Design alu, start of the top module:
module alu #(
	parameter DATA_WIDTH = 32,
	parameter INST_WIDTH = 4
)(
	input                   i_clk,
	input                   i_rst_n,
	input  [DATA_WIDTH-1:0] i_data_a,
	input  [DATA_WIDTH-1:0] i_data_b,
	input  [INST_WIDTH-1:0] i_inst,
	input                   i_valid,
	output [DATA_WIDTH-1:0] o_data,
	output                  o_overflow,
	output                  o_valid
);
==> flow/config.mk <==
export PLATFORM = sky130hd
export DESIGN_NAME = alu
export DESIGN_NICKNAME = alu
export VERILOG_FILES = /design/flow/design.v
export SDC_FILE = /design/flow/constraint.sdc
export NUM_CORES = 4
export LEC_CHECK = 0
export ABC_AREA = 1
export CAP_MARGIN = 10
export CORE_MARGIN = 2
export CORE_UTILIZATION = 68
export CTS_CLUSTER_DIAMETER = 337
export CTS_CLUSTER_SIZE = 100
export SLEW_MARGIN = 20
==> flow/constraint.sdc <==
create_clock -name core_clock -period 12.0 [get_ports {i_clk}]
set_input_delay 2.4000 -clock core_clock [delete_from_list [all_inputs] [get_ports {i_clk}]]
set_output_delay 2.4000 -clock core_clock [all_outputs]
set_load 0.01 [all_outputs]
run.sh (not shown) runs the stock make flow with config.mk's settings and CLKGATE_MAP_FILE=.
Next try:
--- a/flow/config.mk
+++ b/flow/config.mk
@@ -7,8 +7,6 @@
 export LEC_CHECK = 0
-export ABC_AREA = 1
-export CAP_MARGIN = 10
+export CAP_MARGIN = 20
 export CORE_MARGIN = 2
 export CORE_UTILIZATION = 68
-export CTS_CLUSTER_DIAMETER = 337
-export CTS_CLUSTER_SIZE = 100
+export SETUP_SLACK_MARGIN = -0.73
 export SLEW_MARGIN = 20
==> flow/constraint.sdc (replaced) <==
create_clock -name core_clock -period 9.42 [get_ports {i_clk}]
set_input_delay 1.8840 -clock core_clock [delete_from_list [all_inputs] [get_ports {i_clk}]]
set_output_delay 1.8840 -clock core_clock [all_outputs]
set_load 0.01 [all_outputs]
What happened: This time the run ran to the end with violations: negative setup slack. Count of clock-buffer cells in the layout goes down by 1. Core utilization goes up by 11 points. Synthesized area goes down by 13%.

---

## alpha
The RTL this note starts from:
==> flow/design.v <==
module alu #(
	parameter DATA_WIDTH = 32,
	parameter INST_WIDTH = 4
)(
	input                   i_clk,
	input                   i_rst_n,
	input  [DATA_WIDTH-1:0] i_data_a,
	input  [DATA_WIDTH-1:0] i_data_b,
	input  [INST_WIDTH-1:0] i_inst,
	input                   i_valid,
	output [DATA_WIDTH-1:0] o_data,
	output                  o_overflow,
	output                  o_valid
);
	reg [DATA_WIDTH - 1:0] o_data_r, o_data_w;
	reg o_overflow_r, o_overflow_w;
	reg o_valid_r, o_valid_w;
	reg [2 * DATA_WIDTH - 1:0] o_mul_temp;
	integer i;
	assign o_data = o_data_r;
	assign o_overflow = o_overflow_r;
	assign o_valid = o_valid_r;
	always @(*) begin
		if (i_valid) begin
			case (i_inst)
				4'd0: begin
					o_data_w = i_data_a + i_data_b;
					if (i_data_a[DATA_WIDTH - 1] && i_data_b[DATA_WIDTH - 1] && ~o_data_w[DATA_WIDTH - 1]) begin
						o_overflow_w = 1;
					end
					else if (~i_data_a[DATA_WIDTH - 1] && ~i_data_b[DATA_WIDTH - 1] && o_data_w[DATA_WIDTH - 1]) begin
						o_overflow_w = 1;
					end
					else begin
						o_overflow_w = 0;
					end
					o_valid_w = 1;
				end
				4'd1: begin
					o_data_w = i_data_a - i_data_b;
					if (~i_data_a[DATA_WIDTH - 1] && i_data_b[DATA_WIDTH - 1] && o_data_w[DATA_WIDTH - 1]) begin
						o_overflow_w = 1;
					end
					else if (i_data_a[DATA_WIDTH - 1] && ~i_data_b[DATA_WIDTH - 1] && ~o_data_w[DATA_WIDTH - 1]) begin
						o_overflow_w = 1;
					end
					else begin
						o_overflow_w = 0;
					end
					o_valid_w = 1;
				end
				4'd2: begin
					o_data_w = i_data_a * i_data_b;
					if ((i_data_a[DATA_WIDTH - 1] == i_data_b[DATA_WIDTH - 1]) && o_data_w[DATA_WIDTH - 1]) begin
						o_overflow_w = 1;
					end
					else if ((i_data_a[DATA_WIDTH - 1] != i_data_b[DATA_WIDTH - 1]) && ~o_data_w[DATA_WIDTH - 1]) begin
						o_overflow_w = 1;
					end
					else begin
						o_overflow_w = 0;
					end
					o_valid_w = 1;
				end
				4'd3: begin
					if (~i_data_a[DATA_WIDTH - 1] && i_data_b[DATA_WIDTH - 1]) begin
						o_data_w = i_data_a;
					end
					else if (i_data_a[DATA_WIDTH - 1] && ~i_data_b[DATA_WIDTH - 1]) begin
						o_data_w = i_data_b;
					end
					else if (i_data_a > i_data_b) begin
						o_data_w = i_data_a;
					end
					else begin
						o_data_w = i_data_b;
					end
					o_overflow_w = 0;
					o_valid_w = 1;
				end
				4'd4: begin
					if (~i_data_a[DATA_WIDTH - 1] && i_data_b[DATA_WIDTH - 1]) begin
						o_data_w = i_data_b;
					end
					else if (i_data_a[DATA_WIDTH - 1] && ~i_data_b[DATA_WIDTH - 1]) begin
						o_data_w = i_data_a;
					end
					else if (i_data_a < i_data_b) begin
						o_data_w = i_data_a;
					end
					else begin
						o_data_w = i_data_b;
					end
					o_overflow_w = 0;
					o_valid_w = 1;
				end
				4'd5: begin
					{o_overflow_w, o_data_w} = i_data_a + i_data_b;
					o_valid_w = 1;
				end
				4'd6: begin
					o_data_w = i_data_a - i_data_b;
					if (i_data_a < i_data_b) begin
						o_overflow_w = 1;
					end
					else begin
						o_overflow_w = 0;
					end
					o_valid_w = 1;
				end
				4'd7: begin
					o_mul_temp = i_data_a * i_data_b;
					o_overflow_w = 0;
					for (i = DATA_WIDTH; i < 2 * DATA_WIDTH; i = i + 1) begin
						if (o_mul_temp[i]) begin
							o_overflow_w = 1;
						end
					end
					o_data_w = o_mul_temp[DATA_WIDTH - 1:0];
					o_valid_w = 1;
				end
				4'd8: begin
					if (i_data_a > i_data_b) begin
						o_data_w = i_data_a;
					end
					else begin
						o_data_w = i_data_b;
					end
					o_overflow_w = 0;
					o_valid_w = 1;
				end
				4'd9: begin
					if (i_data_a < i_data_b) begin
						o_data_w = i_data_a;
					end
					else begin
						o_data_w = i_data_b;
					end
					o_overflow_w = 0;
					o_valid_w = 1;
				end
				4'd10: begin
					o_data_w = i_data_a & i_data_b;
					o_overflow_w = 0;
					o_valid_w = 1;
				end
				4'd11: begin
					o_data_w = i_data_a | i_data_b;
					o_overflow_w = 0;
					o_valid_w = 1;
				end
				4'd12: begin
					o_data_w = (i_data_a & ~i_data_b) | (~i_data_a & i_data_b);
					o_overflow_w = 0;
					o_valid_w = 1;
				end
				4'd13: begin
					o_data_w = ~i_data_a;
					o_overflow_w = 0;
					o_valid_w = 1;
				end
				4'd14: begin
					for (i = 0; i < DATA_WIDTH; i = i + 1) begin
						o_data_w[i] = i_data_a[DATA_WIDTH - 1 - i];
					end
					o_overflow_w = 0;
					o_valid_w = 1;
				end
				default: begin
					o_overflow_w = 0;
					o_data_w = 0;
					o_valid_w = 1;
				end
			endcase
		end
		else begin
			o_overflow_w = 0;
			o_data_w = 0;
			o_valid_w = 0;
		end
	end
	always @(posedge i_clk or negedge i_rst_n) begin
		if (~i_rst_n) begin
			o_data_r <= 0;
			o_overflow_r <= 0;
			o_valid_r <= 0;
		end
		else begin
			o_data_r <= o_data_w;
			o_overflow_r <= o_overflow_w;
			o_valid_r <= o_valid_w;
		end
	end
endmodule
make LEC_CHECK=0 CAP_MARGIN=20 CORE_MARGIN=2 CORE_UTILIZATION=61 CTS_CLUSTER_SIZE=41 PLACE_DENSITY=0.78 SETUP_SLACK_MARGIN=-0.35 SLEW_MARGIN=20 TNS_END_PERCENT=40 finish   # period 6.47 ns
The flow ended early for alpha: it failed with a tool error in 5_1_grt.
## Diff of input files: beta against alpha
# alpha
export LEC_CHECK = 0
export CAP_MARGIN = 20
export CORE_MARGIN = 2
export CORE_UTILIZATION = 61
export CTS_CLUSTER_SIZE = 41
export PLACE_DENSITY = 0.78
export SETUP_SLACK_MARGIN = -0.35
export SLEW_MARGIN = 20
export TNS_END_PERCENT = 40
create_clock -name core_clock -period 6.47 [get_ports {i_clk}]
# beta
export LEC_CHECK = 0
export CAP_MARGIN = 20
export CORE_MARGIN = 2
export CORE_UTILIZATION = 59
export CTS_CLUSTER_DIAMETER = 362
export CTS_CLUSTER_SIZE = 41
export SETUP_SLACK_MARGIN = -0.35
export SLEW_MARGIN = 20
export TNS_END_PERCENT = 40
create_clock -name core_clock -period 6.47 [get_ports {i_clk}]
==> comparison <==
Every stage of beta finished as expected; the final checks, on the other hand, flagged setup timing, which means the layout fails. Changes observed in beta relative to alpha: yosys stat chip area barely changed; cell area after technology mapping barely changed; per-instance average area after synthesis barely changed. Relative to alpha, the number of cells upsized or downsized after cts measured on beta has decreased by more than 10%. beta vs alpha — final HPWL from detailed placement dropped by a few percent. beta: final weighted congestion of routability-driven global placement 2.0% below alpha. On count of placed standard cells including taps, alpha and beta are neck and neck. Chip area (lower): alpha.
## Diff of input files: gamma against beta
# beta
export LEC_CHECK = 0
export CAP_MARGIN = 20
export CORE_MARGIN = 2
export CORE_UTILIZATION = 59
export CTS_CLUSTER_DIAMETER = 362
export CTS_CLUSTER_SIZE = 41
export SETUP_SLACK_MARGIN = -0.35
export SLEW_MARGIN = 20
export TNS_END_PERCENT = 40
create_clock -name core_clock -period 6.47 [get_ports {i_clk}]
# gamma
export LEC_CHECK = 0
export CAP_MARGIN = 20
export CORE_MARGIN = 2
export CORE_UTILIZATION = 65
export SLEW_MARGIN = 20
create_clock -name core_clock -period 9.73 [get_ports {i_clk}]
Findings:
Complete run, failing final checks: gamma, reason setup timing. From beta to gamma the numbers moved as follows: final area shows a reduction of 6.0%, synthesis-to-finish area growth shows a reduction of 7.7 points.
Here is what was changed in the inputs of delta compared with gamma.
# gamma
export LEC_CHECK = 0
export CAP_MARGIN = 20
export CORE_MARGIN = 2
export CORE_UTILIZATION = 65
export SLEW_MARGIN = 20
create_clock -name core_clock -period 9.73 [get_ports {i_clk}]
# delta
export LEC_CHECK = 0
export CAP_MARGIN = 20
export CORE_MARGIN = 2
export CORE_UTILIZATION = 70
export CTS_CLUSTER_SIZE = 24
export SLEW_MARGIN = 20
export TNS_END_PERCENT = 5
create_clock -name core_clock -period 9.73 [get_ports {i_clk}]
Findings:
From gamma to delta the numbers moved as follows: synthesized cell count did not really move; count of instances resized after the clock tree is built went up.
Against gamma, row count in delta fell by a few percent.
In delta the die height turned out about 3.6% lower than in gamma.
Compared with gamma, delta shows half-perimeter wire length after detailed placement that has gone up by a few percent.
What ended delta was a tool error in 5_1_grt; the run never finished.
The die size in delta sits 0.0045 mm2 below the value recorded for gamma.
Compared with gamma, delta shows a post-CTS setup-driven buffer insertion count that is 81% higher.
Post-synthesis compound-gate area fraction came out exactly the same in delta and gamma.
The effective utilization at floorplan of delta is higher than that of gamma.
Relative to delta, the following input files were edited for epsilon:
# delta
export LEC_CHECK = 0
export CAP_MARGIN = 20
export CORE_MARGIN = 2
export CORE_UTILIZATION = 70
export CTS_CLUSTER_SIZE = 24
export SLEW_MARGIN = 20
export TNS_END_PERCENT = 5
create_clock -name core_clock -period 9.73 [get_ports {i_clk}]
# epsilon
export LEC_CHECK = 0
export CAP_MARGIN = 20
export CORE_MARGIN = 2
export CORE_UTILIZATION = 58
export SLEW_MARGIN = 20
create_clock -name core_clock -period 6.47 [get_ports {i_clk}]
[summary]
- epsilon completed end to end; final checks failed (setup timing).
- Clock net sink count came out exactly the same in epsilon and delta.
- Die boundary height: epsilon vs delta up 9.7%
- [epsilon vs delta] number of buffers added for setup after CTS: higher in epsilon
- Re count of cell types in the netlist: no difference whatsoever between delta and epsilon.
- Side by side, HPWL after detailed placement turned out lower in epsilon than in delta.
- Compared with delta, in epsilon post-cts gate resize count increased by about 90% relative to the old numbers, overall chip area went up.
